== amber ==
Design top_logic, start of the top module:
module top_logic(  
		clk,
		rst,
		frz,
		level,
		Dout,
		vsync,
		hsync,
		VGA_R,
		VGA_G,
		VGA_B,
		BTNU,
		BTND,
		BTNL,
		BTNR,
        seven_seg,
        sel,
        pattern_select,
         I_spi_miso,
         O_spi_sck,
         O_spi_cs,
         O_spi_mosi
);
Size: roughly 12000 cells after synthesis, roughly 300 flip-flops, roughly 48 I/O pins, ~0.11 mm2 of cells after synthesis.
Settings: LEC_CHECK=0, CAP_MARGIN=30, CORE_MARGIN=2, CORE_UTILIZATION=72, CTS_CLUSTER_DIAMETER=258, SETUP_SLACK_MARGIN=1.51, SLEW_MARGIN=20; clock period 12.0 ns.
run.sh (not shown) runs the stock make flow with config.mk's settings and CLKGATE_MAP_FILE=.
Ran to the end and failed final checks on negative setup slack: amber.
The inputs of raven differ from those of amber as listed below.
# amber
export LEC_CHECK = 0
export CAP_MARGIN = 30
export CORE_MARGIN = 2
export CORE_UTILIZATION = 72
export CTS_CLUSTER_DIAMETER = 258
export SETUP_SLACK_MARGIN = 1.51
export SLEW_MARGIN = 20
create_clock -name core_clock -period 12.0 [get_ports {clk}]
# raven
export LEC_CHECK = 0
export CAP_MARGIN = 20
export CORE_MARGIN = 2
export CORE_UTILIZATION = 8
export SLEW_MARGIN = 20
create_clock -name core_clock -period 21.0 [get_ports {clk}]
--- outcome ---
Summary of amber and raven: one run falls short of a clean finish, namely amber. For wire length of the first global-routing pass, dividing the value from amber by the value from raven gives 1.06. The higher relative area change from synthesis to final layout came out of raven. Looking at final critical-path required period across both flows, raven is the weaker of the two, with amber ahead. raven vs amber: cell area up in raven. Higher count of endpoints failing setup in the final report goes to amber over raven. amber has higher met1 track utilization from global routing than raven.
Inputs modified between raven and harbor:
# raven
export LEC_CHECK = 0
export CAP_MARGIN = 20
export CORE_MARGIN = 2
export CORE_UTILIZATION = 8
export SLEW_MARGIN = 20
create_clock -name core_clock -period 21.0 [get_ports {clk}]
# harbor
export LEC_CHECK = 0
export ABC_AREA = 1
export CAP_MARGIN = 20
export CORE_MARGIN = 2
export CORE_UTILIZATION = 71
export CTS_CLUSTER_DIAMETER = 252
export MAX_ROUTING_LAYER = met4
export SLEW_MARGIN = 20
create_clock -name core_clock -period 9.76 [get_ports {clk}]
==> results <==
- harbor did not finish: a tool error stopped it during 5_1_grt.
- Area after synthesis of harbor exceeds that of raven by a few percent.
- Synthesized-area fraction occupied by adder cells, raven and harbor: higher on raven
- Summary: half-perimeter wire length after detailed placement, harbor worse than raven
- Compared with raven, in harbor share of the synthesized netlist area taken by xor and xnor gates went down by 0.90 points, post-synthesis sequential area ratio went down by 0.26 points, cell area after placement went down by 0.0016 mm2, number of standard cells after synthesis went up by 17%.
Changes in garnet relative to harbor:
# harbor
export LEC_CHECK = 0
export ABC_AREA = 1
export CAP_MARGIN = 20
export CORE_MARGIN = 2
export CORE_UTILIZATION = 71
export CTS_CLUSTER_DIAMETER = 252
export MAX_ROUTING_LAYER = met4
export SLEW_MARGIN = 20
create_clock -name core_clock -period 9.76 [get_ports {clk}]
# garnet
export LEC_CHECK = 0
export CAP_MARGIN = 20
export CORE_MARGIN = 2
export CORE_UTILIZATION = 63
export SETUP_SLACK_MARGIN = 3.95
export SLEW_MARGIN = 20
create_clock -name core_clock -period 14.8 [get_ports {clk}]
Per the final summary, garnet finished and its layout is clean on timing, DRC and antenna.
Summary of garnet over harbor: synthesized cell count now smaller; post-synthesis area per instance now larger.
garnet has post-synthesis cell type count above what harbor had.
garnet against harbor; cell resize tally after clock tree synthesis is down by more than 10%.
Looking at yosys stat chip area, garnet sits below harbor.
Clock sink count: garnet vs harbor identical
Row count, garnet vs harbor: up by a few percent
Overall die area grows by a little under 10% when moving from harbor to garnet.
Modified inputs, tundra compared to garnet
# garnet
export LEC_CHECK = 0
export CAP_MARGIN = 20
export CORE_MARGIN = 2
export CORE_UTILIZATION = 63
export SETUP_SLACK_MARGIN = 3.95
export SLEW_MARGIN = 20
create_clock -name core_clock -period 14.8 [get_ports {clk}]
# tundra
export LEC_CHECK = 0
export CAP_MARGIN = 30
export CORE_MARGIN = 2
export CORE_UTILIZATION = 72
export SLEW_MARGIN = 20
create_clock -name core_clock -period 12.9 [get_ports {clk}]
--- outcome ---
tundra completed end to end; final checks failed (negative setup slack).
Min critical path depth across garnet and tundra: garnet
The count of buffering cells on the critical path with inverters included reported for tundra is smaller than that of garnet by 2.
From garnet to tundra the numbers moved as follows: post-route minimum period went down 300 ps; final area went down about 0.7%.
diff inputs: tundra => xenon
# tundra
export LEC_CHECK = 0
export CAP_MARGIN = 30
export CORE_MARGIN = 2
export CORE_UTILIZATION = 72
export SLEW_MARGIN = 20
create_clock -name core_clock -period 12.9 [get_ports {clk}]
# xenon
export LEC_CHECK = 0
export ABC_AREA = 0
export CAP_MARGIN = 20
export CORE_MARGIN = 2
export CORE_UTILIZATION = 72
export PLACE_DENSITY = 0.35
export SETUP_SLACK_MARGIN = 1.64
export SLEW_MARGIN = 20
create_clock -name core_clock -period 9.39 [get_ports {clk}]
==> comparison <==
xenon finished every stage; the final checks, however, were not passed, the failures being negative setup slack.
Diff tundra -> xenon: total number of cells along the worst setup path went up; global routing met1 resource utilization went up; number of top-level design ports did not really move; filler cell count went down; worst setup slack before clock tree synthesis went down.
Post-CTS repair timing setup buffer count in xenon vs tundra: up 56%
On xenon: total track usage is 6.0 points higher than what tundra gave.
Looking at smallest setup slack after layout, xenon sits 3450 ps below tundra.
Looking at highest achievable clock rate, xenon sits about 0.5% higher than tundra does.
